$ cat flow/config.mk
export PLATFORM = sky130hd
export DESIGN_NAME = multicycle_arithmetic
export DESIGN_NICKNAME = multicycle_arithmetic
export VERILOG_FILES = /design/flow/design.v
export SDC_FILE = /design/flow/constraint.sdc
export NUM_CORES = 4
export LEC_CHECK = 0
export CAP_MARGIN = 20
export CORE_MARGIN = 2
export CORE_UTILIZATION = 58
export SETUP_SLACK_MARGIN = 5.0
export SLEW_MARGIN = 20
$ cat flow/constraint.sdc
create_clock -name core_clock -period 27.7 [get_ports {clk}]
set_input_delay 5.5400 -clock core_clock [delete_from_list [all_inputs] [get_ports {clk}]]
set_output_delay 5.5400 -clock core_clock [all_outputs]
set_load 0.01 [all_outputs]
$ cat flow/design.v
module multicycle_arithmetic(
    input clk, rst, start, 
    input [1:0] op, 
    input [7:0] a, b, 
    output reg done, 
    output reg [15:0] result
);
    reg [2:0] state;
    parameter IDLE = 3'b000, LOAD = 3'b001, ADD = 3'b010, SUB = 3'b011, 
              MUL = 3'b100, DIV = 3'b101, DONE = 3'b110;
    always @(posedge clk or posedge rst) begin
        if (rst) begin
            state <= IDLE;
            done <= 0;
            result <= 0;
        end else begin
            case (state)
                IDLE: begin
                    done <= 0;
                    if (start) state <= LOAD;
                end
                LOAD: begin
                    case (op)
                        2'b00: state <= ADD;
                        2'b01: state <= SUB;
                        2'b10: state <= MUL;
                        2'b11: state <= DIV;
                        default: state <= DONE;
                    endcase
                end
                ADD: begin
                    result <= a + b;
                    state <= DONE;
                end
                SUB: begin
                    result <= a - b;
                    state <= DONE;
                end
                MUL: begin
                    result <= a * b;
                    state <= DONE;
                end
                DIV: begin
                    result <= (b != 0) ? a / b : 16'hFFFF;  
                    state <= DONE;
                end
                DONE: begin
                    done <= 1;
                    state <= IDLE;
                end
                default: state <= IDLE;
            endcase
        end
    end
endmodule
$ cat flow/run.sh
#!/bin/bash
# the make line also repeats each setting of config.mk as NAME=value (left out here)
make -C /OpenROAD-flow-scripts/flow DESIGN_CONFIG=/design/flow/config.mk WORK_HOME=/design/flow/orfs CLKGATE_MAP_FILE= finish
==> reports/notes.md, run 1 <==
The run stopped with a tool error. According to the logs, the last stage reached was 5_1_grt. The first error in the log reads "[ERROR GRT-0232] Routing congestion too high. Check the congestion heatmap in the GUI". The overall die area is 16700 um2, and the deepest clock path buffer count is 2. Counting tap cells, the placed design contains a total of 1716 instances.

For this design the top-level I/O count stands at 38. The area recorded from the Yosys report for this design is 9090 um2. The root buffer cell was sky130_fd_sc_hd__clkbuf_16. For the instance tally after logic synthesis, the log shows 1181.

The number of warning messages in the yosys log was 1. The number of rows created at floorplan was 45. The share of flip-flops with an asynchronous set or reset after synthesis was 1.00; the count of hold buffers inserted by post-cts repair was 0.

By instance count, the leading cell after synthesis is sky130_fd_sc_hd__ha_1. Top cell type by total area after synthesis: sky130_fd_sc_hd__ha_1. After synthesis, the netlist uses 96 different library cells. For this run the aggregate overflow at the end of global routing stands at 407. The placed wire-length estimate after detailed placement was 24000 um.

The run gives 0.0548 for the mux cell area share after synthesis. The area fraction in compound gates after synthesis works out to 0.259. Fraction of synthesized cell area in xor and xnor cells: 0.0479. In this run, synthesis inferred 0 flip-flops with an integrated enable. In this run the standard cell core region covers 15300 um2. In the post-synthesis netlist, the biggest area contributors are sky130_fd_sc_hd__ha_1 (21%), sky130_fd_sc_hd__fa_1 (8.4%), sky130_fd_sc_hd__dfrtp_1 (6.3%). Before any placement, the netlist area is recorded as 9090 um2.

The area fraction in and, or, nand and nor cells after synthesis works out to 0.218. The largest family of logic cells by area is adder cells. RePlAce ended its routability-driven mode at a weighted congestion of 0.899. The global-route usage over all layers was 0.900.

The number of levels the H-tree was split into was 1. Per the synth stats, the flop cell with the highest instance count is sky130_fd_sc_hd__dfrtp_1. The run gives 0.296 for the adder-cell area share of the yosys netlist. The area fraction of the dominant cell type after synthesis is 0.212. The width of the die is 129 um, and the average size of a mapped cell is 7.70 um2. The logs give 1181 for the yosys stat cell total and 24 for the sink count of the clock tree. The run gives 0.596 as the effective utilization at floorplan. From bottom edge to top edge, the die measures 129 um. The number of flip-flops and latches in the synthesized netlist works out to 24.

With the share of synthesized area occupied by flip-flops and latches at 0.0662, the number of port buffers is 37. The worst slack after detailed placement came out at -5.09 ns. The commonest cells after synthesis are sky130_fd_sc_hd__ha_1 (154), sky130_fd_sc_hd__nor2_1 (112), sky130_fd_sc_hd__nand2_1 (111). The clock buffer count from CTS is 3.
## repair_timing
| action | CTS |
|---|---|
| setup buffers | 167 |
| resized | 62 |
| hold endpoints to repair | 0 |
| setup endpoints to repair | 5 |
| gates cloned | 1 |
| pin swaps | 75 |
## stage by stage
| stage | area [um2] | util |
|---|---|---|
| 3_3_place_gp | 12300 | 0.804 |
| 2_1_floorplan | 9490 | - |
| 4_1_cts | 13900 | 0.908 |
| 3_5_place_dp | 12300 | 0.804 |
## layer usage
metal / GRT usage / GRT overflow
met4: 0.971 / 128
met3: 0.787 / 19
met5: 0.506 / 3
met1: 0.852 / 14
met2: 1.05 / 243
==> inputs of run 2 (changes only) <==
CORE_UTILIZATION = 68   (was 58)
CTS_CLUSTER_DIAMETER = 218   (was unset)
CTS_CLUSTER_SIZE = 14   (was unset)
SETUP_SLACK_MARGIN = -2.0   (was 5.0)
clock period = 29.8 ns   (was 27.7 ns; I/O delays follow)
==> reports/notes.md, run 2 <==
Number of rows created at floorplan: 42 (was 45). Synth cell count leaders: sky130_fd_sc_hd__ha_1 (154), sky130_fd_sc_hd__nor2_1 (112), sky130_fd_sc_hd__nand2_1 (111) (unchanged). The run stopped with a tool error. The dominant cell by count in the synthesized netlist was sky130_fd_sc_hd__ha_1 (unchanged). Largest cells by area after synthesis: sky130_fd_sc_hd__ha_1 (21%), sky130_fd_sc_hd__fa_1 (8.4%), sky130_fd_sc_hd__dfrtp_1 (6.3%) (unchanged). The count of flip-flops with a built-in enable after synthesis works out to 0 (unchanged). The top cell type by total area after synthesis is sky130_fd_sc_hd__ha_1 (unchanged).

Width of the die: 120 um (was 129 um). Number of library cell types mapped by synthesis: 96 (unchanged). The run gives 24 (unchanged) for the number of flip-flops and latches in the synthesized netlist. The chip area from the yosys synthesis statistics was 9090 um2 (unchanged); the placed wire-length estimate after detailed placement was 27400 um (was 24000 um). The mux cell area share after synthesis came out at 0.0548 (unchanged).

The area fraction of the dominant cell type after synthesis was 0.212 (unchanged); the area fraction in and, or, nand and nor cells after synthesis was 0.218 (unchanged). Most frequently used flop master after synthesis: sky130_fd_sc_hd__dfrtp_1 (unchanged). The adder-cell area share of the yosys netlist works out to 0.296 (unchanged). The tools report the stage where the flow stopped as 4_1_cts (was 5_1_grt). The logs give 9090 um2 (unchanged) for the cell area after synthesis and 0.692 (was 0.596) for the effective utilization at floorplan. The number of warning messages in the yosys log is 1 (unchanged).

The overall die area is 14300 um2 (was 16700 um2), and the area of the core is 13100 um2 (was 15300 um2). Die height: 120 um (was 129 um). The run gives 37 (unchanged) for the number of port buffers.

The largest family of logic cells by area is adder cells (unchanged). With the number of primary I/O pins at 38 (unchanged), the final weighted congestion in routability-driven placement is 0.965 (was 0.899). Error msg: [ERROR DPL-0038] Utilization greater than 100%, impossible to legalize (was [ERROR GRT-0232] Routing congestion too high. Check the congestion heatmap in the GUI). The instance tally after logic synthesis is 1181 (unchanged), and the average size of a mapped cell is 7.70 um2 (unchanged).

The area fraction in compound gates after synthesis is 0.259 (unchanged), and the fraction of synthesized cell area in xor and xnor cells is 0.0479 (unchanged). The share of synthesized area occupied by flip-flops and latches was 0.0662 (unchanged); the share of flip-flops with an asynchronous set or reset after synthesis was 1.00 (unchanged). The yosys stat cell total came out at 1181 (unchanged).
==> run 2: metrics by stage <==
stage	hold WS (ns)	cell area, um2	worst slack (ns)	utilization	cells
2_1_floorplan	0.422	9480	-2.76	-	1188
3_3_place_gp	0.431	12100	-2.34	0.925	1672
3_5_place_dp	0.462	12100	-3.93	0.925	1672
==> inputs of run 3 (changes only) <==
CAP_MARGIN = 30   (was 20)
CORE_UTILIZATION = 40   (was 68)
CTS_CLUSTER_DIAMETER = unset   (was 218)
CTS_CLUSTER_SIZE = 87   (was 14)
SETUP_SLACK_MARGIN = unset   (was -2.0)
clock period = 35.0 ns   (was 29.8 ns; I/O delays follow)
==> reports/notes.md, run 3 <==
The run finished with no timing, DRC or antenna violations. The count of placed standard cells including taps is 1574 (was 1672). TritonCTS built the clock tree.

The run gives 7.70 um2 (unchanged) for the average size of a mapped cell. Dividing the detail-routed via count by the number of cells gives 5.84. For the overall die area, the log shows 24000 um2 (was 14300 um2).

The tools report the launching instance or port of the critical path as b[7]. Total via count in the routed design: 9538. The destination of the worst hold path is done$_DFFE_PP0P_.

Looking at hold timing, the worst path starts from state[3]$_DFF_PP0_. For the instance tally after logic synthesis, the log shows 1181 (unchanged). The maximum clock skew at final layout was 0.00253 ns; the final design instance area without fill was 11700 um2.

All stages included, the depth of the critical timing path comes to 138. The logs give 32.67 ns for the setup slack of the worst register-to-register path and 1 (unchanged) for the number of warning messages in the yosys log. The critical path maximum fanout is 8.

Per the detail_route report, inserted antenna diodes total 0. The area fraction in and, or, nand and nor cells after synthesis is 0.218 (unchanged). The met2 track utilization from global routing was 0.396; the max-capacitance violation count was 0. With the number of flip-flops and latches in the synthesized netlist at 24 (unchanged), the count of endpoints failing setup in the final report is 0. The run gives 0.259 (unchanged) for the area fraction in compound gates after synthesis. In this design, the critical path's most frequently occurring cell is sky130_fd_sc_hd__o21a_1. The run gives 0.07 ns for the register clock-pin slew on the reported worst setup and hold paths.

The die height was 155 um (was 120 um). The final critical delay including setup and external delays was 34.00 ns.

The area of the core is 22500 um2 (was 13100 um2). The routed design shows a wire length per standard cell of 18.1 um. Excluding fillers, the count of instances in the completed layout stands at 1633. The root buffer cell is sky130_fd_sc_hd__clkbuf_16. In this run the layout overhead on the synthesized area is reported as 28.8%. The maximum cell stage delay along the critical path was 0.56 ns. The hold path depth was 1; the number of levels the H-tree was split into was 1. With the normalized max-slew margin at 0.371, the deepest clock path buffer count is 2.

The adder-cell area share of the yosys netlist works out to 0.296 (unchanged). STA lists the endpoint of the worst register-to-register path as result[3]$_DFFE_PP0P_. The top cell family by delay on the critical path is AND-OR/OR-AND gates. The depth of the worst register-to-register path came out at 5. The critical path ends at result[0]$_DFFE_PP0P_. For the count of hold buffers inserted by post-cts repair, the log shows 0. For the worst setup path, the data arrival time is 34.15 ns. With the number of port buffers at 37 (unchanged), the first-pass GRT wire length is 45300 um. For the final routed database, the setup TNS stands at 0 ns.

The dominant cell by count in the synthesized netlist is sky130_fd_sc_hd__ha_1 (unchanged). The fraction of met1 tracks used by global routing was 0.322. With the effective utilization at floorplan at 0.404 (was 0.692), the global routing met3 resource utilization is 0.0165. Largest cells by area after synthesis: sky130_fd_sc_hd__ha_1 (21%), sky130_fd_sc_hd__fa_1 (8.4%), sky130_fd_sc_hd__dfrtp_1 (6.3%) (unchanged). The number of hold violations in the final report is 0.

Synth cell count leaders: sky130_fd_sc_hd__ha_1 (154), sky130_fd_sc_hd__nor2_1 (112), sky130_fd_sc_hd__nand2_1 (111) (unchanged). The run gives 96 (unchanged) for the number of library cell types mapped by synthesis. The path type of the worst setup path is in -> reg.

The portion of the clock cycle consumed by the worst path in the final layout is 0.971. Most congested layer reported by global routing: met2. Entering global routing, the biggest net connects 20 pins. The width of the die works out to 155 um (was 120 um). Detailed-route iteration 0 reported a violation count of 713.

The worst setup path is launched from an input pin. Global routing finished with a remaining overflow of 0. The run gives 8681 as the via count of the first global-routing pass. The pre-antenna-repair detailed-routing pass consisted of 6 iterations. STA classifies the critical path endpoint as a flop.

With the share of the core filled with cells in the final layout at 0.520, the number of fill cells in the layout is 2106. The number of rows created at floorplan came out at 55 (was 42). Cell area after placement: 10500 um2 (was 12100 um2). In this run the remaining antenna-violating nets after routing total 0.

The transition time recorded at the tightest slew-check pin is 0.936 ns. The total wire length is 29600 um, and the mux cell area share after synthesis is 0.0548 (unchanged). The fraction of synthesized cell area in xor and xnor cells works out to 0.0479 (unchanged). The cell area after synthesis is 9090 um2 (unchanged), and the sum of buffers and inverters on the critical path is 5.

Summing over the stages, the warning tally comes to 37. The run gives 0.871 (was 0.965) for the final weighted congestion in routability-driven placement.

The top cell type by total area after synthesis is sky130_fd_sc_hd__ha_1 (unchanged). The tools report the chip area from the yosys synthesis statistics as 9090 um2 (unchanged). The run gives 1181 (unchanged) as the yosys stat cell total. The count of flip-flops with a built-in enable after synthesis is 0 (unchanged). The area fraction of the dominant cell type after synthesis is 0.212 (unchanged). The slowest stage of the critical path belongs to the cell sky130_fd_sc_hd__or4_4. The skew report gives the latency at the later pin of the worst-skew pair as 0.27 ns.

The run gives 0.0294 GHz as the highest achievable clock rate. The largest family of logic cells by area was adder cells (unchanged). The worst hold-check path type is reg -> reg.

At the end of the flow, the number of nets in the layout was 1562. The number of antenna violations at the first check in global routing is 0. The placed wire-length estimate after detailed placement is 22500 um (was 27400 um), and the clock buffer count from CTS is 3. For the global-route usage over all layers, the log shows 0.232.

The run gives 38 (unchanged) as the number of primary I/O pins. Clock tree synthesis found a total of 24 sinks. The number of pins exceeding their max-slew limit in the final report was 0. The share of flip-flops with an asynchronous set or reset after synthesis is 1.00 (unchanged). The most frequently used flop master after synthesis is sky130_fd_sc_hd__dfrtp_1 (unchanged).

For the share of synthesized area occupied by flip-flops and latches, the log shows 0.0662 (unchanged). In the routed design, unresolved DRC markers number 0. For the worst setup path, the data required time is 35.16 ns.

For the worst reg-to-reg path, the startpoint reported by OpenROAD is state[5]$_DFF_PP0_.
run 3: metrics by stage:
step                hold WS (ns)  setup WS, ns
global route               0.490        -0.369
detailed placement         0.443         -1.02
CTS                        0.477        0.0284
floorplan                  0.422        0.0134
finish                     0.484          1.00
global placement           0.461        -0.343
run 3: metal layers:
metal	vias up	routed length [um]
met1	4533	13600
met5	-	0
met4	0	563
li1	4658	-
met3	41	1460
met2	306	14000
run 3: repair_timing:
action,in CTS,in global routing
gates cloned,0,1
resized,13,138
setup endpoints to repair,1,2
pin swaps,3,96
setup buffers,0,54
endpoints found under the hold margin,0,0
run 3: final cells by class:
cell class | instances | area [um2] | share of cell area
clock buffer | 3 | 75.1 | 0.00641
clock inverter | 1 | 30.0 | 0.00256
inverter | 99 | 372 | 0.0317
multi-input combinational | 1030 | 8660 | 0.739
sequential | 24 | 602 | 0.0514
tap | 285 | 357 | 0.0304
timing repair buffer | 191 | 1620 | 0.138
==> inputs of run 4 (changes only) <==
ABC_AREA = 1   (was unset)
CAP_MARGIN = 40   (was 30)
CORE_UTILIZATION = 70   (was 40)
CTS_CLUSTER_DIAMETER = 238   (was unset)
CTS_CLUSTER_SIZE = 40   (was 87)
HOLD_SLACK_MARGIN = 0.29   (was unset)
SETUP_SLACK_MARGIN = -2.0   (was unset)
SLEW_MARGIN = 5   (was 20)
clock period = 26.5 ns   (was 35.0 ns; I/O delays follow)
==> reports/notes.md, run 4 <==
The flow did not finish. It got as far as 4_1_cts and failed there. The tool reported: "[ERROR DPL-0038] Utilization greater than 100%, impossible to legalize". The mux cell area share after synthesis came out at 0 (was 0.0548). The dominant cell by count in the synthesized netlist was sky130_fd_sc_hd__nand2_1 (was sky130_fd_sc_hd__ha_1). The run gives 0 (unchanged) for the count of flip-flops with a built-in enable after synthesis.

The overall die area is 14100 um2 (was 24000 um2). The adder-cell area share of the yosys netlist was 0.291 (was 0.296); the area fraction of the dominant cell type after synthesis was 0.209 (was 0.212). The final weighted congestion in routability-driven placement came out at 0.982 (was 0.871). With the instance tally after logic synthesis at 1424 (was 1181), the width of the die is 119 um (was 155 um).

The share of flip-flops with an asynchronous set or reset after synthesis came out at 1.00 (unchanged). Most frequently used flop master after synthesis: sky130_fd_sc_hd__dfrtp_1 (unchanged). The chip area from the yosys synthesis statistics was 9240 um2 (was 9090 um2); the area fraction in and, or, nand and nor cells after synthesis was 0.317 (was 0.218). The number of warning messages in the yosys log was 1 (unchanged); the number of primary I/O pins was 38 (unchanged). With the fraction of synthesized cell area in xor and xnor cells at 0.0588 (was 0.0479), the die height is 119 um (was 155 um). The run gives 6.49 um2 (was 7.70 um2) for the average size of a mapped cell.

The yosys stat cell total was 1424 (was 1181). The largest family of logic cells by area is simple AND/OR/NAND/NOR gates (was adder cells). The effective utilization at floorplan was 0.723 (was 0.404); the area fraction in compound gates after synthesis was 0.144 (was 0.259).

The number of library cell types mapped by synthesis came out at 52 (was 96). Largest cells by area after synthesis: sky130_fd_sc_hd__ha_1 (21%), sky130_fd_sc_hd__nand2_1 (14%), sky130_fd_sc_hd__inv_1 (10%) (was sky130_fd_sc_hd__ha_1 (21%), sky130_fd_sc_hd__fa_1 (8.4%), sky130_fd_sc_hd__dfrtp_1 (6.3%)). Top cell type by total area after synthesis: sky130_fd_sc_hd__ha_1 (unchanged).

Worst slack after detailed placement: -5.33 ns (was -1.02 ns). Synth cell count leaders: sky130_fd_sc_hd__nand2_1 (346), sky130_fd_sc_hd__inv_1 (256), sky130_fd_sc_hd__ha_1 (154) (was sky130_fd_sc_hd__ha_1 (154), sky130_fd_sc_hd__nor2_1 (112), sky130_fd_sc_hd__nand2_1 (111)). The share of synthesized area occupied by flip-flops and latches was 0.0651 (was 0.0662). The number of rows created at floorplan was 41 (was 55); the area of the core was 12800 um2 (was 22500 um2). Number of port buffers: 37 (unchanged). The placed wire-length estimate after detailed placement is 28700 um (was 22500 um), and the cell area after synthesis is 9240 um2 (was 9090 um2).

The number of flip-flops and latches in the synthesized netlist is 24 (unchanged).
-- run 4: metrics by stage --
step	util	TNS (ns)	cell area, um2	instances
after detailed placement	0.955	-10.07	12200	1901
after global placement	0.952	-3.51	12200	1900
after floorplan	-	-4.03	9610	1431
==> inputs of run 5 (changes only) <==
CAP_MARGIN = 20   (was 40)
CORE_UTILIZATION = 68   (was 70)
CTS_CLUSTER_DIAMETER = 218   (was 238)
CTS_CLUSTER_SIZE = 14   (was 40)
SETUP_SLACK_MARGIN = -0.64   (was -2.0)
SLEW_MARGIN = 20   (was 5)
clock period = 35.0 ns   (was 26.5 ns; I/O delays follow)
==> reports/notes.md, run 5 <==
Largest family of logic cells by area: simple AND/OR/NAND/NOR gates (unchanged). Number of pins exceeding their max-slew limit in the final report: 0. The slowest stage of the critical path belongs to the cell sky130_fd_sc_hd__clkdlybuf4s50_1. The effective utilization at floorplan came out at 0.698 (was 0.723). For reference, the most critical setup path is categorized as in -> reg. Across all stage logs, warnings added up to 39. Per the detail_route report, the via count comes to 9176. The clock network latency to the later pin of the worst-skew pair is 0.27 ns, and the placed wire-length estimate after detailed placement is 18800 um (was 28700 um).

With the normalized max-slew margin at 0.382, the yosys stat cell total is 1424 (unchanged). In this run the maximum-capacitance check reported violations numbering 0. Endpoints with negative setup slack in the final report add up to 0. Counting instances, the worst hold path has a depth of 2. The worst path needs 33.36 ns of the cycle, external delays included. Fraction of synthesized cell area in xor and xnor cells: 0.0588 (unchanged). The first detailed-routing pass took 5 iterations. The number of rows created at floorplan came out at 42 (was 41). The number of nets in the final layout is 1704, and the number of hold violations in the final report is 0. The run gives 35.15 ns as the data required time at the worst endpoint.

The adder-cell area share of the yosys netlist came out at 0.291 (unchanged). The run gives 38 (unchanged) as the number of primary I/O pins. After layout, the setup clock skew is reported as 0.00256 ns.

The share of synthesized area occupied by flip-flops and latches came out at 0.0651 (unchanged). Per the post-run analysis, buffers plus inverters along the critical path come to 37. The final weighted congestion in routability-driven placement was 0.925 (was 0.982). Most frequently used flop master after synthesis: sky130_fd_sc_hd__dfrtp_1 (unchanged).

On the worst path, the slowest cell contributes a delay of 0.56 ns. Type of element launching the critical path: an input pin. The area fraction of the dominant cell type after synthesis works out to 0.209 (unchanged).

The tools report the capture point of the critical path as result[0]$_DFFE_PP0P_. In the final routed layout, each cell accounts on average for 14.4 um. The worst slack after detailed placement is -0.171 ns (was -5.33 ns). In the final timing run, aggregate negative setup slack is 0 ns.

The tools report the root buffer cell as sky130_fd_sc_hd__clkbuf_16. Entering global routing, the biggest net connects 25 pins. Via count of the first global-routing pass: 8683.

For this run, the script counts the antenna cells in the layout as 0. The number of port buffers works out to 37 (unchanged). The worst-margin pin slew is 0.922 ns. The register clock-pin slew on the reported worst setup and hold paths is 0.06 ns, and the depth of the worst register-to-register path is 6.

The number of levels the H-tree was split into was 1; the first-iteration detailed-routing DRC count was 536. The area fraction in compound gates after synthesis works out to 0.144 (unchanged). For the setup slack of the worst register-to-register path, the log shows 32.17 ns. Synth cell count leaders: sky130_fd_sc_hd__nand2_1 (346), sky130_fd_sc_hd__inv_1 (256), sky130_fd_sc_hd__ha_1 (154) (unchanged). The run gives 0.0300 GHz for the highest achievable clock rate. In the routed design, unresolved DRC markers number 0.

The instance tally after logic synthesis is 1424 (unchanged). Width of the die: 121 um (was 119 um). The number of library cell types mapped by synthesis is 52 (unchanged). The mux cell area share after synthesis was 0 (unchanged). The number of stages on the worst setup path is 206, and the clock buffer count from CTS is 3. Per the timing report, the biggest fanout along the worst path comes to 11. The top cell type by total area after synthesis was sky130_fd_sc_hd__ha_1 (unchanged). The area growth from synthesis to layout is 12.0%. In the post-route report, total wirelength is listed as 24000 um.

After global routing the overflow that remains totals 0. The flow ran to the end and the layout has no timing, DRC or antenna violations. TritonCTS built the clock tree. The count of flip-flops with a built-in enable after synthesis works out to 0 (unchanged). The number of flip-flops and latches in the synthesized netlist was 24 (unchanged). Worst hold-check path type: reg -> reg. STA lists the endpoint of the worst register-to-register path as result[0]$_DFFE_PP0P_.

The critical path's most frequent cell is sky130_fd_sc_hd__nand2_1. The run gives 14500 um2 (was 14100 um2) as the overall die area. The dominant cell by count in the synthesized netlist is sky130_fd_sc_hd__nand2_1 (unchanged). The run gives 0 as the residual antenna-violating net count after detailed routing.

The die height was 121 um (was 119 um); the first-pass GRT wire length was 39500 um. The most critical setup path has its startpoint at b[7]. Per the timing report, the most critical flop-to-flop path originates at state[5]$_DFF_PP0_.

The number of hold buffers added after CTS was 0. The worst hold path begins at state[3]$_DFF_PP0_. The run gives 24 as the sink count of the clock tree. Grouping stages by cell kind, the critical path spends the most delay in simple AND/OR/NAND/NOR gates.

The run gives 0.332 as the global-route usage over all layers. The run gives 0 for the number of antenna violations at the first check in global routing.

STA classifies the critical path endpoint as a flop. Share of flip-flops with an asynchronous set or reset after synthesis: 1.00 (unchanged). The cell area after synthesis is 9240 um2 (unchanged). The number of vias per cell works out to 5.51.

The area of the core was 13200 um2 (was 12800 um2); the area fraction in and, or, nand and nor cells after synthesis was 0.317 (unchanged). Deepest clock path buffer count: 2. After layout, the worst setup slack is 1.64 ns.

With the average size of a mapped cell at 6.49 um2 (unchanged), the portion of the clock cycle consumed by the worst path in the final layout is 0.953. The logs give 9240 um2 (unchanged) for the chip area from the yosys synthesis statistics and 33.51 ns for the data arrival time of the critical path. The run gives 1 (unchanged) for the number of warning messages in the yosys log. The tools report the destination of the worst hold path as done$_DFFE_PP0P_.

Largest cells by area after synthesis: sky130_fd_sc_hd__ha_1 (21%), sky130_fd_sc_hd__nand2_1 (14%), sky130_fd_sc_hd__inv_1 (10%) (unchanged).
==> run 5: metal layers <==
metal | wire [um] | GRT usage
met4 | 815 | 0.113
met3 | 1480 | 0.0443
met2 | 11300 | 0.578
met5 | 0 | 0
met1 | 10400 | 0.421
==> run 5: repair_timing <==
item,CTS,global route
endpoints found under the setup margin,0,2
resized,0,46
setup buffers,0,23
==> run 5: layout make-up <==
cell class	instances	area, um2
fill	1065	2900
timing repair buffer	86	742
tap	176	220
clock inverter	1	30.0
inverter	266	1020
sequential	24	602
clock buffer	3	75.1
multi-input combinational	1110	7660
==> run 5: through the flow <==
stage	cell area [um2]	cells	hold slack, ns	utilization
finish	10300	1666	0.458	0.781
global route	10300	1666	0.486	0.781
CTS	10000	1643	0.463	0.756
detailed placement	9900	1639	0.448	0.748
global placement	9900	1639	0.429	0.748
floorplan	9270	1431	0.418	-
==> inputs of run 6 (changes only) <==
CAP_MARGIN = 5   (was 20)
CELL_PAD_IN_SITES_GLOBAL_PLACEMENT = 3   (was unset)
CORE_ASPECT_RATIO = 1.35   (was unset)
CORE_MARGIN = 6   (was 2)
CORE_UTILIZATION = 53   (was 68)
CTS_CLUSTER_DIAMETER = unset   (was 218)
CTS_CLUSTER_SIZE = unset   (was 14)
GPL_TIMING_DRIVEN = 1   (was unset)
HOLD_SLACK_MARGIN = 0.13   (was 0.29)
MAX_ROUTING_LAYER = met4   (was unset)
PLACE_DENSITY_LB_ADDON = 0.06   (was unset)
SETUP_SLACK_MARGIN = 5.0   (was -0.64)
TNS_END_PERCENT = 70   (was unset)
==> reports/notes.md, run 6 <==
The flow did not finish. Stage where the flow stopped: 3_1_place_gp_skip_io. The tool reported: "[ERROR FLW-0024] Place density exceeds 1.0 (current PLACE_DENSITY_LB_ADDON =  0.06). Please check if the value of  PLACE_DENSITY_LB_ADDON is between 0 and 0.99".

The cell area after synthesis was 9240 um2 (unchanged). Synth cell count leaders: sky130_fd_sc_hd__nand2_1 (346), sky130_fd_sc_hd__inv_1 (256), sky130_fd_sc_hd__ha_1 (154) (unchanged). The run gives 0.546 (was 0.698) as the effective utilization at floorplan.

The chip area from the yosys synthesis statistics is 9240 um2 (unchanged). Top cell type by total area after synthesis: sky130_fd_sc_hd__ha_1 (unchanged). With the overall die area at 20800 um2 (was 14500 um2), the number of flip-flops and latches in the synthesized netlist is 24 (unchanged). Largest cells by area after synthesis: sky130_fd_sc_hd__ha_1 (21%), sky130_fd_sc_hd__nand2_1 (14%), sky130_fd_sc_hd__inv_1 (10%) (unchanged). The mux cell area share after synthesis is 0 (unchanged).

With the area of the core at 16900 um2 (was 13200 um2), the number of warning messages in the yosys log is 1 (unchanged). The count of flip-flops with a built-in enable after synthesis works out to 0 (unchanged). The number of rows created at floorplan was 55 (was 42); the fraction of synthesized cell area in xor and xnor cells was 0.0588 (unchanged).

For the instance tally after logic synthesis, the log shows 1424 (unchanged). The run gives 6.49 um2 (unchanged) for the average size of a mapped cell. The largest family of logic cells by area was simple AND/OR/NAND/NOR gates (unchanged).

The area fraction in compound gates after synthesis was 0.144 (unchanged). The dominant cell by count in the synthesized netlist was sky130_fd_sc_hd__nand2_1 (unchanged). The share of flip-flops with an asynchronous set or reset after synthesis was 1.00 (unchanged). The yosys stat cell total came out at 1424 (unchanged).

The adder-cell area share of the yosys netlist was 0.291 (unchanged). The width of the die works out to 126 um (was 121 um). The area fraction in and, or, nand and nor cells after synthesis is 0.317 (unchanged), and the number of library cell types mapped by synthesis is 52 (unchanged). The area fraction of the dominant cell type after synthesis works out to 0.209 (unchanged).

Share of synthesized area occupied by flip-flops and latches: 0.0651 (unchanged). Die height: 165 um (was 121 um). The most frequently used flop master after synthesis was sky130_fd_sc_hd__dfrtp_1 (unchanged).
==> inputs of run 7 (changes only) <==
CAP_MARGIN = 20   (was 5)
CELL_PAD_IN_SITES_GLOBAL_PLACEMENT = unset   (was 3)
CORE_ASPECT_RATIO = unset   (was 1.35)
CORE_MARGIN = 2   (was 6)
CORE_UTILIZATION = 70   (was 53)
CTS_CLUSTER_DIAMETER = 218   (was unset)
CTS_CLUSTER_SIZE = 73   (was unset)
GPL_TIMING_DRIVEN = unset   (was 1)
HOLD_SLACK_MARGIN = unset   (was 0.13)
MAX_ROUTING_LAYER = unset   (was met4)
PLACE_DENSITY_LB_ADDON = unset   (was 0.06)
SETUP_SLACK_MARGIN = unset   (was 5.0)
TNS_END_PERCENT = unset   (was 70)
clock period = 29.6 ns   (was 35.0 ns; I/O delays follow)
==> reports/notes.md, run 7 <==
The run stopped with a tool error. The stage where the flow stopped was 4_1_cts (was 3_1_place_gp_skip_io). Error msg: [ERROR DPL-0038] Utilization greater than 100%, impossible to legalize (was [ERROR FLW-0024] Place density exceeds 1.0 (current PLACE_DENSITY_LB_ADDON =  0.06). Please check if the value of  PLACE_DENSITY_LB_ADDON is between 0 and 0.99). The logs give 52 (unchanged) for the number of library cell types mapped by synthesis and 0.723 (was 0.546) for the effective utilization at floorplan. The area fraction in compound gates after synthesis is 0.144 (unchanged).

Top cell type by total area after synthesis: sky130_fd_sc_hd__ha_1 (unchanged). Largest cells by area after synthesis: sky130_fd_sc_hd__ha_1 (21%), sky130_fd_sc_hd__nand2_1 (14%), sky130_fd_sc_hd__inv_1 (10%) (unchanged). Yosys stat cell total: 1424 (unchanged). The number of rows created at floorplan was 41 (was 55); the mux cell area share after synthesis was 0 (unchanged). After its last routability iteration, the placer logged a weighted congestion of 1.01. The run gives 12800 um2 (was 16900 um2) for the area of the core. The average size of a mapped cell is 6.49 um2 (unchanged), and the area fraction of the dominant cell type after synthesis is 0.209 (unchanged).

The number of primary I/O pins came out at 38. The tools report the instance tally after logic synthesis as 1424 (unchanged).

The most frequently used flop master after synthesis was sky130_fd_sc_hd__dfrtp_1 (unchanged). For the share of synthesized area occupied by flip-flops and latches, the log shows 0.0651 (unchanged). The width of the die is 119 um (was 126 um), and the adder-cell area share of the yosys netlist is 0.291 (unchanged). The run gives 11900 um2 as the cell area after placement.

The overall die area was 14100 um2 (was 20800 um2); the number of warning messages in the yosys log was 1 (unchanged). Synth cell count leaders: sky130_fd_sc_hd__nand2_1 (346), sky130_fd_sc_hd__inv_1 (256), sky130_fd_sc_hd__ha_1 (154) (unchanged). Input and output buffers added on the ports amount to 37.

The number of flip-flops and latches in the synthesized netlist came out at 24 (unchanged). The share of flip-flops with an asynchronous set or reset after synthesis was 1.00 (unchanged); the chip area from the yosys synthesis statistics was 9240 um2 (unchanged). The largest family of logic cells by area was simple AND/OR/NAND/NOR gates (unchanged). The area fraction in and, or, nand and nor cells after synthesis was 0.317 (unchanged). The dominant cell by count in the synthesized netlist is sky130_fd_sc_hd__nand2_1 (unchanged).

The tools report the cell area after synthesis as 9240 um2 (unchanged). The count of flip-flops with a built-in enable after synthesis was 0 (unchanged); the placed wire-length estimate after detailed placement was 26100 um. The die height was 119 um (was 165 um); the fraction of synthesized cell area in xor and xnor cells was 0.0588 (unchanged).
## run 7: through the flow
stage	setup TNS (ns)	worst slack [ns]	cells	hold slack (ns)
2_1_floorplan	-0.300	-0.300	1431	0.418
3_3_place_gp	-0.259	-0.259	1861	0.428
3_5_place_dp	-2.69	-2.23	1861	0.447
==> inputs of run 8 (changes only) <==
ABC_AREA = unset   (was 1)
CELL_PAD_IN_SITES_GLOBAL_PLACEMENT = 3   (was unset)
CORE_ASPECT_RATIO = 1.34   (was unset)
CORE_UTILIZATION = 34   (was 70)
CTS_CLUSTER_DIAMETER = unset   (was 218)
CTS_CLUSTER_SIZE = unset   (was 73)
MAX_ROUTING_LAYER = met4   (was unset)
PLACE_DENSITY_LB_ADDON = 0.14   (was unset)
TNS_END_PERCENT = 55   (was unset)
clock period = 52.0 ns   (was 29.6 ns; I/O delays follow)
==> reports/notes.md, run 8 <==
The flow ran to the end and the layout has no timing, DRC or antenna violations. The logs give 69 (was 41) for the number of rows created at floorplan and 0 for the number of hold violations in the final report. With the average size of a mapped cell at 7.70 um2 (was 6.49 um2), the depth of the worst register-to-register path is 5. After detailed routing, the number of remaining DRC violations is 0.

The share of flip-flops with an asynchronous set or reset after synthesis is 1.00 (unchanged). The launch point of the critical path was reported as b[7].

The effective utilization at floorplan was 0.344 (was 0.723). The maximum clock skew at final layout is 0.00307 ns. The detailed router reported a total wirelength of 29600 um. Summed over all layers, the global routing overflow is 0.

Yosys stat cell total: 1181 (was 1424). The run gives 47800 um for the first-pass GRT wire length. The worst setup path is launched from an input pin. The final antenna diode tally reported by the flow is 0. The run gives 24100 um (was 26100 um) for the placed wire-length estimate after detailed placement. Per the post-route antenna check, the number of violating nets is 0. Grouping stages by cell kind, the critical path spends the most delay in AND-OR/OR-AND gates. Pins over their slew limit in the final report were tallied at 0. The timing report gives the biggest stage delay along the critical path as 0.77 ns. The run gives 8827 for the via count of the first global-routing pass. The number of library cell types mapped by synthesis is 96 (was 52). Hold analysis lists the worst path endpoint as done$_DFFE_PP0P_. The startpoint identified for the worst register-to-register timing path is state[5]$_DFF_PP0_. The run gives 193 um (was 119 um) for the die height. Clock tree synthesis selected as its root buffer the cell sky130_fd_sc_hd__clkbuf_16. Area fraction of the dominant cell type after synthesis: 0.212 (was 0.209).

The normalized max-slew margin came out at 0.341. The area of the core is 26400 um2 (was 12800 um2). Number of buffers added for setup after CTS: 0. Number of nets in the final layout: 1421.

The worst-margin pin slew is 0.981 ns. The run gives 0 for the max-capacitance violation count. The adder-cell area share of the yosys netlist was 0.296 (was 0.291). Looking at hold timing, the worst path starts from state[3]$_DFF_PP0_.

The run gives 0 for the number of antenna violations at the first check in global routing. The highest net fanout along the worst path is 15, and the share of synthesized area occupied by flip-flops and latches is 0.0662 (was 0.0651). The tools report the first-iteration detailed-routing DRC count as 368. The slowest stage of the critical path belongs to the cell sky130_fd_sc_hd__clkdlybuf4s50_1.

The required time at the worst endpoint is listed as 52.16 ns. Across all setup checks in the final design, the least slack found is 8.25 ns. The script logs the mean routed wire length per placed instance as 19.0 um. The most critical min-delay path falls under reg -> reg. The capture point of the critical path was result[0]$_DFFE_PP0P_. Most congested layer reported by global routing: met2. The number of flip-flops and latches in the synthesized netlist came out at 24 (unchanged). Deepest clock path buffer count: 2. Synth cell count leaders: sky130_fd_sc_hd__ha_1 (154), sky130_fd_sc_hd__nor2_1 (112), sky130_fd_sc_hd__nand2_1 (111) (was sky130_fd_sc_hd__nand2_1 (346), sky130_fd_sc_hd__inv_1 (256), sky130_fd_sc_hd__ha_1 (154)).

After clock tree synthesis, the flow added hold-fix buffers numbering 0. The run gives 25 for the maximum number of pins on one net before global-route repair. The report lists the number of cells resized after CTS as 0. The clock buffer count from CTS was 3. The first TritonRoute pass finished after 7 iterations. With the global-route usage over all layers at 0.216, the final critical delay including setup and external delays is 43.75 ns.

For the overall die area, the log shows 28100 um2 (was 14100 um2). The critical path's most frequent cell is sky130_fd_sc_hd__o21a_1. With the met2 track utilization from global routing at 0.393, the number of levels the H-tree was split into is 1. With the global routing met3 resource utilization at 0.00802, the count of tool warnings is 37. Largest cells by area after synthesis: sky130_fd_sc_hd__ha_1 (21%), sky130_fd_sc_hd__fa_1 (8.4%), sky130_fd_sc_hd__dfrtp_1 (6.3%) (was sky130_fd_sc_hd__ha_1 (21%), sky130_fd_sc_hd__nand2_1 (14%), sky130_fd_sc_hd__inv_1 (10%)).

The run gives 1 for the sum of buffers and inverters on the critical path. TritonCTS built the clock tree. The OpenROAD report gives the critical path a data arrival time of 43.91 ns. The area fraction in and, or, nand and nor cells after synthesis works out to 0.218 (was 0.317). The clock network latency to the later pin of the worst-skew pair was 0.28 ns.

In the CTS report, the clock slew at the register clock pins of the worst setup and hold paths is listed as 0.07 ns. Summed over all failing endpoints, the final setup total negative slack is 0 ns. The hold path depth works out to 1.

Dominant cell by count in the synthesized netlist: sky130_fd_sc_hd__ha_1 (was sky130_fd_sc_hd__nand2_1). The mux cell area share after synthesis works out to 0.0548 (was 0).

The largest family of logic cells by area is adder cells (was simple AND/OR/NAND/NOR gates). The total via count in the routed design is 8686. With the number of vias per cell at 5.56, the width of the die is 145 um (was 119 um). Chip area from the yosys synthesis statistics: 9090 um2 (was 9240 um2). The run gives 9.73% for the area growth from synthesis to layout.

The nature of the critical path endpoint is a flop. Setup repair after global routing left no endpoint under its margin. Worst flop-to-flop path endpoint: result[3]$_DFFE_PP0P_. For flop-to-flop paths, the worst setup slack is 49.64 ns. For the fraction of met1 tracks used by global routing, the log shows 0.266.

The instance tally after logic synthesis was 1181 (was 1424). Worst slack after detailed placement: 8.11 ns (was -2.23 ns). In the final report, the number of endpoints failing setup comes to 0. The sequential standard cell area came out at 602 um2. The count of flip-flops with a built-in enable after synthesis is 0 (unchanged).

The most frequently used flop master after synthesis is sky130_fd_sc_hd__dfrtp_1 (unchanged). The number of warning messages in the yosys log is 1 (unchanged). The portion of the clock cycle consumed by the worst path in the final layout works out to 0.841.

The critical path runs through a total of 134 cells. The top cell type by total area after synthesis is sky130_fd_sc_hd__ha_1 (unchanged). The area fraction in compound gates after synthesis is 0.259 (was 0.144). Fill cells in the final layout number 2872. The number of primary I/O pins was 38 (unchanged).

The path type of the worst setup path was in -> reg. The area taken by multi-input combinational cells is reported as 7990 um2. The fraction of synthesized cell area in xor and xnor cells is 0.0479 (was 0.0588).

The cell area after synthesis was 9090 um2 (was 9240 um2); the sink count of the clock tree was 24. The run gives 0.845 (was 1.01) for the final weighted congestion in routability-driven placement. The number of port buffers is 37 (unchanged), and the highest achievable clock rate is 0.0229 GHz.
-- run 8: area by class of cell --
type	instances	share of cell area
Clock inverter	1	0.00301
Multi-Input combinational cell	1030	0.801
Sequential cell	24	0.0603
Tap cell	355	0.0445
Inverter	99	0.0372
Timing Repair Buffer	50	0.0469
Clock buffer	3	0.00752
-- run 8: routing by layer --
layer | up-vias | wire (um) | share of wire
li1 | 4369 | - | -
met1 | 4180 | 13600 | 0.46
met2 | 105 | 15100 | 0.51
met3 | 32 | 409 | 0.014
met4 | 0 | 527 | 0.018
met5 | - | 0 | 0
-- run 8: per-stage QoR --
step           cells  instance area, um2   util  hold slack, ns
2_1_floorplan   1188                9120      -           0.422
5_1_grt         1562                9980  0.378           0.479
3_3_place_gp    1558                9870  0.374           0.443
4_1_cts         1562                9980  0.378           0.458
3_5_place_dp    1558                9870  0.374           0.441
6_report        1562                9980  0.378           0.454
==> inputs of run 9 (changes only) <==
CELL_PAD_IN_SITES_GLOBAL_PLACEMENT = unset   (was 3)
CORE_ASPECT_RATIO = unset   (was 1.34)
CORE_UTILIZATION = 66   (was 34)
MAX_ROUTING_LAYER = unset   (was met4)
PLACE_DENSITY_LB_ADDON = unset   (was 0.14)
TNS_END_PERCENT = unset   (was 55)
clock period = 23.5 ns   (was 52.0 ns; I/O delays follow)
==> reports/notes.md, run 9 <==
The area fraction in compound gates after synthesis is 0.259 (unchanged). Number of port buffers: 37 (unchanged). The run gives 0.965 (was 0.845) for the final weighted congestion in routability-driven placement. The count of flip-flops with a built-in enable after synthesis came out at 0 (unchanged). The adder-cell area share of the yosys netlist came out at 0.296 (unchanged). The run stopped with a tool error. The run gives 28300 um (was 24100 um) as the placed wire-length estimate after detailed placement.

The average size of a mapped cell is 7.70 um2 (unchanged). Top cell type by total area after synthesis: sky130_fd_sc_hd__ha_1 (unchanged). It got as far as 4_1_cts and failed there. The fraction of synthesized cell area in xor and xnor cells is 0.0479 (unchanged). The number of flip-flops and latches in the synthesized netlist works out to 24 (unchanged). With the share of synthesized area occupied by flip-flops and latches at 0.0662 (unchanged), the yosys stat cell total is 1181 (unchanged).

The effective utilization at floorplan is 0.681 (was 0.344), and the cell area after synthesis is 9090 um2 (unchanged). The mux cell area share after synthesis works out to 0.0548 (unchanged). The first error in the log reads "[ERROR DPL-0038] Utilization greater than 100%, impossible to legalize".

The die height was 121 um (was 193 um); the overall die area was 14700 um2 (was 28100 um2). Largest cells by area after synthesis: sky130_fd_sc_hd__ha_1 (21%), sky130_fd_sc_hd__fa_1 (8.4%), sky130_fd_sc_hd__dfrtp_1 (6.3%) (unchanged). Most frequently used flop master after synthesis: sky130_fd_sc_hd__dfrtp_1 (unchanged).

The width of the die was 121 um (was 145 um). The dominant cell by count in the synthesized netlist was sky130_fd_sc_hd__ha_1 (unchanged). With the area fraction of the dominant cell type after synthesis at 0.212 (unchanged), the worst slack after detailed placement is -9.39 ns (was 8.11 ns). The number of library cell types mapped by synthesis is 96 (unchanged). The number of rows created at floorplan came out at 42 (was 69). Synth cell count leaders: sky130_fd_sc_hd__ha_1 (154), sky130_fd_sc_hd__nor2_1 (112), sky130_fd_sc_hd__nand2_1 (111) (unchanged). The tools report the number of primary I/O pins as 38 (unchanged). The largest family of logic cells by area was adder cells (unchanged). The run gives 12300 um2 (was 9870 um2) as the cell area after placement.

Number of warning messages in the yosys log: 1 (unchanged). The area fraction in and, or, nand and nor cells after synthesis was 0.218 (unchanged); the area of the core was 13300 um2 (was 26400 um2). The tools report the chip area from the yosys synthesis statistics as 9090 um2 (unchanged). Share of flip-flops with an asynchronous set or reset after synthesis: 1.00 (unchanged).

The tools report the instance tally after logic synthesis as 1181 (unchanged).
==> run 9: per-stage QoR <==
step | util | std cells | hold WS [ns]
3_3_place_gp | 0.923 | 1695 | 0.439
3_5_place_dp | 0.923 | 1695 | 0.455
2_1_floorplan | - | 1188 | 0.422
==> inputs of run 10 (changes only) <==
CORE_UTILIZATION = 40   (was 66)
clock period = 36.7 ns   (was 23.5 ns; I/O delays follow)
==> reports/notes.md, run 10 <==
The path type of the worst setup path was in -> reg. At the worst endpoint, the arrival time is 35.22 ns. The die height is 155 um (was 121 um). The run gives 7.70 um2 (unchanged) for the average size of a mapped cell. The run gives 0 for the max-capacitance violation count. With the adder-cell area share of the yosys netlist at 0.296 (unchanged), the clock network latency to the later pin of the worst-skew pair is 0.27 ns. The launch point of the critical path was reported as b[5].

The share of flip-flops with an asynchronous set or reset after synthesis is 1.00 (unchanged). Counting along the longest clock path gives a buffer depth of 2. The capture point of the critical path was result[0]$_DFFE_PP0P_. In this run the remaining antenna-violating nets after routing total 0. The top routing layer in use is met4. STA puts the critical path data required time at 36.86 ns. With the highest achievable clock rate at 0.0285 GHz, the number of port buffers is 37 (unchanged). For this run, the detailed router's first-pass iteration total came to 7.

With the area fraction in and, or, nand and nor cells after synthesis at 0.218 (unchanged), the amount of wire on met2 after detailed routing is 13900 um. The post-route report lists met1 wire length as 12500 um. The dominant cell by count in the synthesized netlist is sky130_fd_sc_hd__ha_1 (unchanged). The final weighted congestion in routability-driven placement is 0.940 (was 0.965). The worst hold-check path type was reg -> reg. The instance tally after logic synthesis was 1181 (unchanged); the maximum cell stage delay along the critical path was 0.57 ns. Clock skew on the completed layout was measured at 0.00393 ns. In this run the register-to-register setup slack is 34.39 ns. The tools report the nature of the critical path endpoint as a flop. The tools report the number of levels the H-tree was split into as 1. The tools report the chip area from the yosys synthesis statistics as 9090 um2 (unchanged).

The destination of the worst hold path is done$_DFFE_PP0P_. The sink count of the clock tree is 24. The number of library cell types mapped by synthesis is 96 (unchanged).

The last timing report of the flow puts the setup violation total at 0. Max fanout on the critical path was recorded as 8. Number of nets in the final layout: 1482. The script reports the combined buffer and inverter count of the critical path as 4. Area growth from synthesis to layout: 17.1%. For this run, the detailed router reports a per-instance via density of 5.87. The number of hold buffers added after CTS was 0. The final route contains 9118 vias.

Number of warning messages in the yosys log: 1 (unchanged). The master of the slowest instance on the critical path is sky130_fd_sc_hd__or4_4. The worst register-to-register path begins at state[5]$_DFF_PP0_. The tools report the number of primary I/O pins as 38 (unchanged). The most frequently used flop master after synthesis was sky130_fd_sc_hd__dfrtp_1 (unchanged). Among cell families on the critical path, the largest total delay comes from AND-OR/OR-AND gates. The run gives 8952 as the via count of the first global-routing pass.

The first-pass GRT wire length is 44900 um. Largest cells by area after synthesis: sky130_fd_sc_hd__ha_1 (21%), sky130_fd_sc_hd__fa_1 (8.4%), sky130_fd_sc_hd__dfrtp_1 (6.3%) (unchanged). Looking at the max-slew report, the worst-margin pin has a slew of 1.05 ns. The portion of the clock cycle consumed by the worst path in the final layout was 0.955.

The launch point of the worst min-delay path is recorded as state[3]$_DFF_PP0_. The root buffer cell is sky130_fd_sc_hd__clkbuf_16. The share of synthesized area occupied by flip-flops and latches is 0.0662 (unchanged). The number of rows created at floorplan was 55 (was 42). The placed wire-length estimate after detailed placement was 22300 um (was 28300 um). The number of antenna violations at the first check in global routing is 0.

The run gives 1553 for the post-layout instance count excluding filler cells. Per the log, the first TritonRoute iteration ended with a DRC count of 575. The final antenna diode count was 0.

With the depth of the worst register-to-register path at 5, the global-route usage over all layers is 0.231. The fraction of synthesized cell area in xor and xnor cells is 0.0479 (unchanged).

For reference, the final report shows the hold violation count at 0. The maximum number of pins on one net before global-route repair is 25. For reference, the clock transition at the flip-flops on the worst setup and hold paths is 0.07 ns. The final critical delay including setup and external delays is 35.06 ns, and the count of flip-flops with a built-in enable after synthesis is 0 (unchanged). With the number of flip-flops and latches in the synthesized netlist at 24 (unchanged), the width of the die is 155 um (was 121 um). Counting buffers and inverters, the worst setup path is 135 cells deep.

The flow ran to the end and the layout has no timing, DRC or antenna violations. The run gives 24000 um2 (was 14700 um2) as the overall die area. For the worst reg-to-reg path, the endpoint reported by OpenROAD is result[4]$_DFFE_PP0P_. Effective utilization at floorplan: 0.404 (was 0.681). With the cell area after synthesis at 9090 um2 (unchanged), the clock buffer count from CTS is 3.

The number of pins exceeding their max-slew limit in the final report came out at 0. The area fraction of the dominant cell type after synthesis came out at 0.212 (unchanged). Per the detail_route report, routed wire per instance is 18.3 um. The top cell type by total area after synthesis is sky130_fd_sc_hd__ha_1 (unchanged).

Hold path depth: 1. The yosys stat cell total is 1181 (unchanged), and the mux cell area share after synthesis is 0.0548 (unchanged).

The run gives 0.289 for the normalized max-slew margin. Synth cell count leaders: sky130_fd_sc_hd__ha_1 (154), sky130_fd_sc_hd__nor2_1 (112), sky130_fd_sc_hd__nand2_1 (111) (unchanged). STA classifies the critical path startpoint as an input pin. The critical path's most frequent cell is sky130_fd_sc_hd__o21a_1.

The count of placed standard cells including taps is 1525 (was 1695), and the total wire length is 28400 um. TritonCTS built the clock tree. The largest family of logic cells by area is adder cells (unchanged).

The run gives 1390 um as the detailed-routed wire length on met3. After global routing the overflow that remains totals 0. The area fraction in compound gates after synthesis works out to 0.259 (unchanged). The area of the core was 22500 um2 (was 13300 um2); the count of tool warnings was 37.

The remaining design rule violation count is 0.
-- run 10: through the flow --
| step | hold slack [ns] | area [um2] | util | setup WS (ns) | setup TNS, ns |
|---|---|---|---|---|---|
| floorplan | 0.422 | 9120 | - | 1.12 | 0 |
| global placement | 0.464 | 10100 | 0.447 | -0.106 | -0.106 |
| detailed placement | 0.457 | 10100 | 0.447 | -0.712 | -0.712 |
| CTS | 0.464 | 10200 | 0.453 | 0.0117 | 0 |
| global route | 0.499 | 10600 | 0.473 | -0.212 | -0.212 |
| finish | 0.460 | 10600 | 0.473 | 1.64 | 0 |
-- run 10: layout make-up --
| class | instances | area [um2] |
|---|---|---|
| Multi-Input combinational cell | 1031 | 8270 |
| Fill cell | 2206 | 11900 |
| Clock inverter | 1 | 30.0 |
| Clock buffer | 3 | 75.1 |
| Tap cell | 285 | 357 |
| Timing Repair Buffer | 110 | 941 |
| Sequential cell | 24 | 602 |
| Inverter | 99 | 372 |
-- run 10: routing by layer --
metal  global-route usage  vias to the layer above
met3              0.00981                       45
met1                0.297                     4328
met5                    0                        -
li1                     -                     4495
met2                0.419                      250
met4               0.0683                        0
-- run 10: what timing repair did --
item                       CTS  global route
gates resized                4            55
pin swaps                    0            17
setup endpoints to repair    1             2
gates cloned                 0             1
setup buffers                0            22
==> inputs of run 11 (changes only) <==
ABC_AREA = 0   (was unset)
CAP_MARGIN = 40   (was 20)
CELL_PAD_IN_SITES_DETAIL_PLACEMENT = 2   (was unset)
CORE_MARGIN = 7   (was 2)
CORE_UTILIZATION = 60   (was 40)
CTS_CLUSTER_SIZE = 33   (was unset)
GPL_ROUTABILITY_DRIVEN = 0   (was unset)
PLACE_DENSITY_LB_ADDON = 0.19   (was unset)
SETUP_SLACK_MARGIN = 3.9   (was unset)
SLEW_MARGIN = 15   (was 20)
clock period = 35.0 ns   (was 36.7 ns; I/O delays follow)
==> reports/notes.md, run 11 <==
The yosys stat cell total came out at 1181 (unchanged). The tools report the stage where the flow stopped as 3_5_place_dp. The number of primary I/O pins is 38 (unchanged), and the area of the core is 14600 um2 (was 22500 um2).

For the number of library cell types mapped by synthesis, the log shows 96 (unchanged). The number of port buffers was 37 (unchanged). The first error in the log reads "[ERROR DPL-0033] detailed placement checks failed during check placement".

Largest cells by area after synthesis: sky130_fd_sc_hd__ha_1 (21%), sky130_fd_sc_hd__fa_1 (8.4%), sky130_fd_sc_hd__dfrtp_1 (6.3%) (unchanged). The dominant cell by count in the synthesized netlist was sky130_fd_sc_hd__ha_1 (unchanged). Most frequently used flop master after synthesis: sky130_fd_sc_hd__dfrtp_1 (unchanged). For the instance tally after logic synthesis, the log shows 1181 (unchanged).

The area fraction in compound gates after synthesis is 0.259 (unchanged), and the share of synthesized area occupied by flip-flops and latches is 0.0662 (unchanged). The width of the die came out at 137 um (was 155 um). The fraction of synthesized cell area in xor and xnor cells is 0.0479 (unchanged), and the mux cell area share after synthesis is 0.0548 (unchanged). The run gives 9090 um2 (unchanged) as the chip area from the yosys synthesis statistics. The effective utilization at floorplan came out at 0.621 (was 0.404). The overall die area is 18800 um2 (was 24000 um2), and the number of flip-flops and latches in the synthesized netlist is 24 (unchanged). The run stopped with a tool error. The average size of a mapped cell came out at 7.70 um2 (unchanged). The adder-cell area share of the yosys netlist is 0.296 (unchanged), and the number of warning messages in the yosys log is 1 (unchanged). The run gives 44 (was 55) as the number of rows created at floorplan. The area fraction in and, or, nand and nor cells after synthesis was 0.218 (unchanged).

The share of flip-flops with an asynchronous set or reset after synthesis came out at 1.00 (unchanged). The top cell type by total area after synthesis was sky130_fd_sc_hd__ha_1 (unchanged). The largest family of logic cells by area is adder cells (unchanged).

The die height was 137 um (was 155 um). Synth cell count leaders: sky130_fd_sc_hd__ha_1 (154), sky130_fd_sc_hd__nor2_1 (112), sky130_fd_sc_hd__nand2_1 (111) (unchanged). The count of flip-flops with a built-in enable after synthesis is 0 (unchanged), and the area fraction of the dominant cell type after synthesis is 0.212 (unchanged). The cell area after synthesis came out at 9090 um2 (unchanged).
[run 11: metrics by stage]
step	hold WS, ns	worst slack (ns)	instances	setup TNS (ns)
3_3_place_gp	0.445	-0.273	1424	-0.273
2_1_floorplan	0.422	1.40	1188	0
==> inputs of run 12 (changes only) <==
ABC_AREA = unset   (was 0)
CELL_PAD_IN_SITES_DETAIL_PLACEMENT = unset   (was 2)
CORE_MARGIN = 2   (was 7)
CORE_UTILIZATION = 72   (was 60)
CTS_CLUSTER_DIAMETER = 225   (was unset)
CTS_CLUSTER_SIZE = 56   (was 33)
GPL_ROUTABILITY_DRIVEN = unset   (was 0)
PLACE_DENSITY_LB_ADDON = unset   (was 0.19)
SETUP_SLACK_MARGIN = -1.61   (was 3.9)
SLEW_MARGIN = 20   (was 15)
clock period = 19.1 ns   (was 35.0 ns; I/O delays follow)
==> reports/notes.md, run 12 <==
The run stopped with a tool error. Stage where the flow stopped: 3_5_place_dp (unchanged). Error msg: [ERROR DPL-0033] detailed placement checks failed during check placement (unchanged). The area fraction of the dominant cell type after synthesis is 0.212 (unchanged). Top cell type by total area after synthesis: sky130_fd_sc_hd__ha_1 (unchanged). The run gives 1181 (unchanged) for the instance tally after logic synthesis. Area fraction in and, or, nand and nor cells after synthesis: 0.218 (unchanged). The number of rows created at floorplan is 41 (was 44). The tools report the cell area after synthesis as 9090 um2 (unchanged). Dominant cell by count in the synthesized netlist: sky130_fd_sc_hd__ha_1 (unchanged). The average size of a mapped cell was 7.70 um2 (unchanged); the adder-cell area share of the yosys netlist was 0.296 (unchanged).

The number of primary I/O pins is 38 (unchanged). The mux cell area share after synthesis is 0.0548 (unchanged), and the fraction of synthesized cell area in xor and xnor cells is 0.0479 (unchanged). The width of the die was 116 um (was 137 um). The die height is 116 um (was 137 um). The run gives 1.00 (unchanged) for the share of flip-flops with an asynchronous set or reset after synthesis.

The final weighted congestion in routability-driven placement was 0.961; the chip area from the yosys synthesis statistics was 9090 um2 (unchanged). The run gives 37 (unchanged) for the number of port buffers. The largest family of logic cells by area is adder cells (unchanged).

Area fraction in compound gates after synthesis: 0.259 (unchanged). The run gives 1 (unchanged) for the number of warning messages in the yosys log. The run gives 12500 um2 (was 14600 um2) for the area of the core.

Synth cell count leaders: sky130_fd_sc_hd__ha_1 (154), sky130_fd_sc_hd__nor2_1 (112), sky130_fd_sc_hd__nand2_1 (111) (unchanged). Largest cells by area after synthesis: sky130_fd_sc_hd__ha_1 (21%), sky130_fd_sc_hd__fa_1 (8.4%), sky130_fd_sc_hd__dfrtp_1 (6.3%) (unchanged). Most frequently used flop master after synthesis: sky130_fd_sc_hd__dfrtp_1 (unchanged). With the number of library cell types mapped by synthesis at 96 (unchanged), the share of synthesized area occupied by flip-flops and latches is 0.0662 (unchanged). The overall die area is 13500 um2 (was 18800 um2).

The count of flip-flops with a built-in enable after synthesis was 0 (unchanged); the number of flip-flops and latches in the synthesized netlist was 24 (unchanged). The effective utilization at floorplan is 0.729 (was 0.621), and the yosys stat cell total is 1181 (unchanged).
run 12: metrics by stage:
stage / hold WS (ns) / cells
floorplan: 0.422 / 1188
global placement: 0.430 / 1707
==> inputs of run 13 (changes only) <==
ABC_AREA = 1   (was unset)
CAP_MARGIN = 20   (was 40)
CORE_ASPECT_RATIO = 0.5   (was unset)
CTS_CLUSTER_DIAMETER = 350   (was 225)
CTS_CLUSTER_SIZE = 98   (was 56)
PLACE_DENSITY = 0.36   (was unset)
SETUP_SLACK_MARGIN = unset   (was -1.61)
TNS_END_PERCENT = 10   (was unset)
clock period = 13.5 ns   (was 19.1 ns; I/O delays follow)
==> reports/notes.md, run 13 <==
The run stopped with a tool error. Stage where the flow stopped: 3_5_place_dp (unchanged). Error msg: [ERROR DPL-0033] detailed placement checks failed during check placement (unchanged). The number of flip-flops and latches in the synthesized netlist works out to 24 (unchanged). Synth cell count leaders: sky130_fd_sc_hd__nand2_1 (346), sky130_fd_sc_hd__inv_1 (256), sky130_fd_sc_hd__ha_1 (154) (was sky130_fd_sc_hd__ha_1 (154), sky130_fd_sc_hd__nor2_1 (112), sky130_fd_sc_hd__nand2_1 (111)). The share of flip-flops with an asynchronous set or reset after synthesis works out to 1.00 (unchanged).

With the final weighted congestion in routability-driven placement at 0.970 (was 0.961), the average size of a mapped cell is 6.49 um2 (was 7.70 um2). The number of library cell types mapped by synthesis is 52 (was 96), and the number of port buffers is 37 (unchanged). The logs give 1424 (was 1181) for the yosys stat cell total and 9240 um2 (was 9090 um2) for the chip area from the yosys synthesis statistics.

Area of the core: 12600 um2 (was 12500 um2). Cell area after synthesis: 9240 um2 (was 9090 um2). Dominant cell by count in the synthesized netlist: sky130_fd_sc_hd__nand2_1 (was sky130_fd_sc_hd__ha_1). Largest family of logic cells by area: simple AND/OR/NAND/NOR gates (was adder cells). Adder-cell area share of the yosys netlist: 0.291 (was 0.296). The number of warning messages in the yosys log is 1 (unchanged), and the overall die area is 13800 um2 (was 13500 um2).

Most frequently used flop master after synthesis: sky130_fd_sc_hd__dfrtp_1 (unchanged). The die height works out to 84.1 um (was 116 um). The width of the die is 164 um (was 116 um).

The count of flip-flops with a built-in enable after synthesis came out at 0 (unchanged). The run gives 0.734 (was 0.729) as the effective utilization at floorplan. For the number of primary I/O pins, the log shows 38 (unchanged). The area fraction in and, or, nand and nor cells after synthesis is 0.317 (was 0.218). Largest cells by area after synthesis: sky130_fd_sc_hd__ha_1 (21%), sky130_fd_sc_hd__nand2_1 (14%), sky130_fd_sc_hd__inv_1 (10%) (was sky130_fd_sc_hd__ha_1 (21%), sky130_fd_sc_hd__fa_1 (8.4%), sky130_fd_sc_hd__dfrtp_1 (6.3%)). The run gives 0 (was 0.0548) for the mux cell area share after synthesis. The area fraction in compound gates after synthesis is 0.144 (was 0.259), and the number of rows created at floorplan is 29 (was 41). The area fraction of the dominant cell type after synthesis came out at 0.209 (was 0.212).

The top cell type by total area after synthesis is sky130_fd_sc_hd__ha_1 (unchanged). The fraction of synthesized cell area in xor and xnor cells was 0.0588 (was 0.0479). The run gives 1424 (was 1181) for the instance tally after logic synthesis. The share of synthesized area occupied by flip-flops and latches was 0.0651 (was 0.0662).
## run 13: through the flow
step / worst slack [ns] / instances / TNS (ns)
after floorplan: -13.18 / 1431 / -50.85
after global placement: -12.70 / 1924 / -51.13
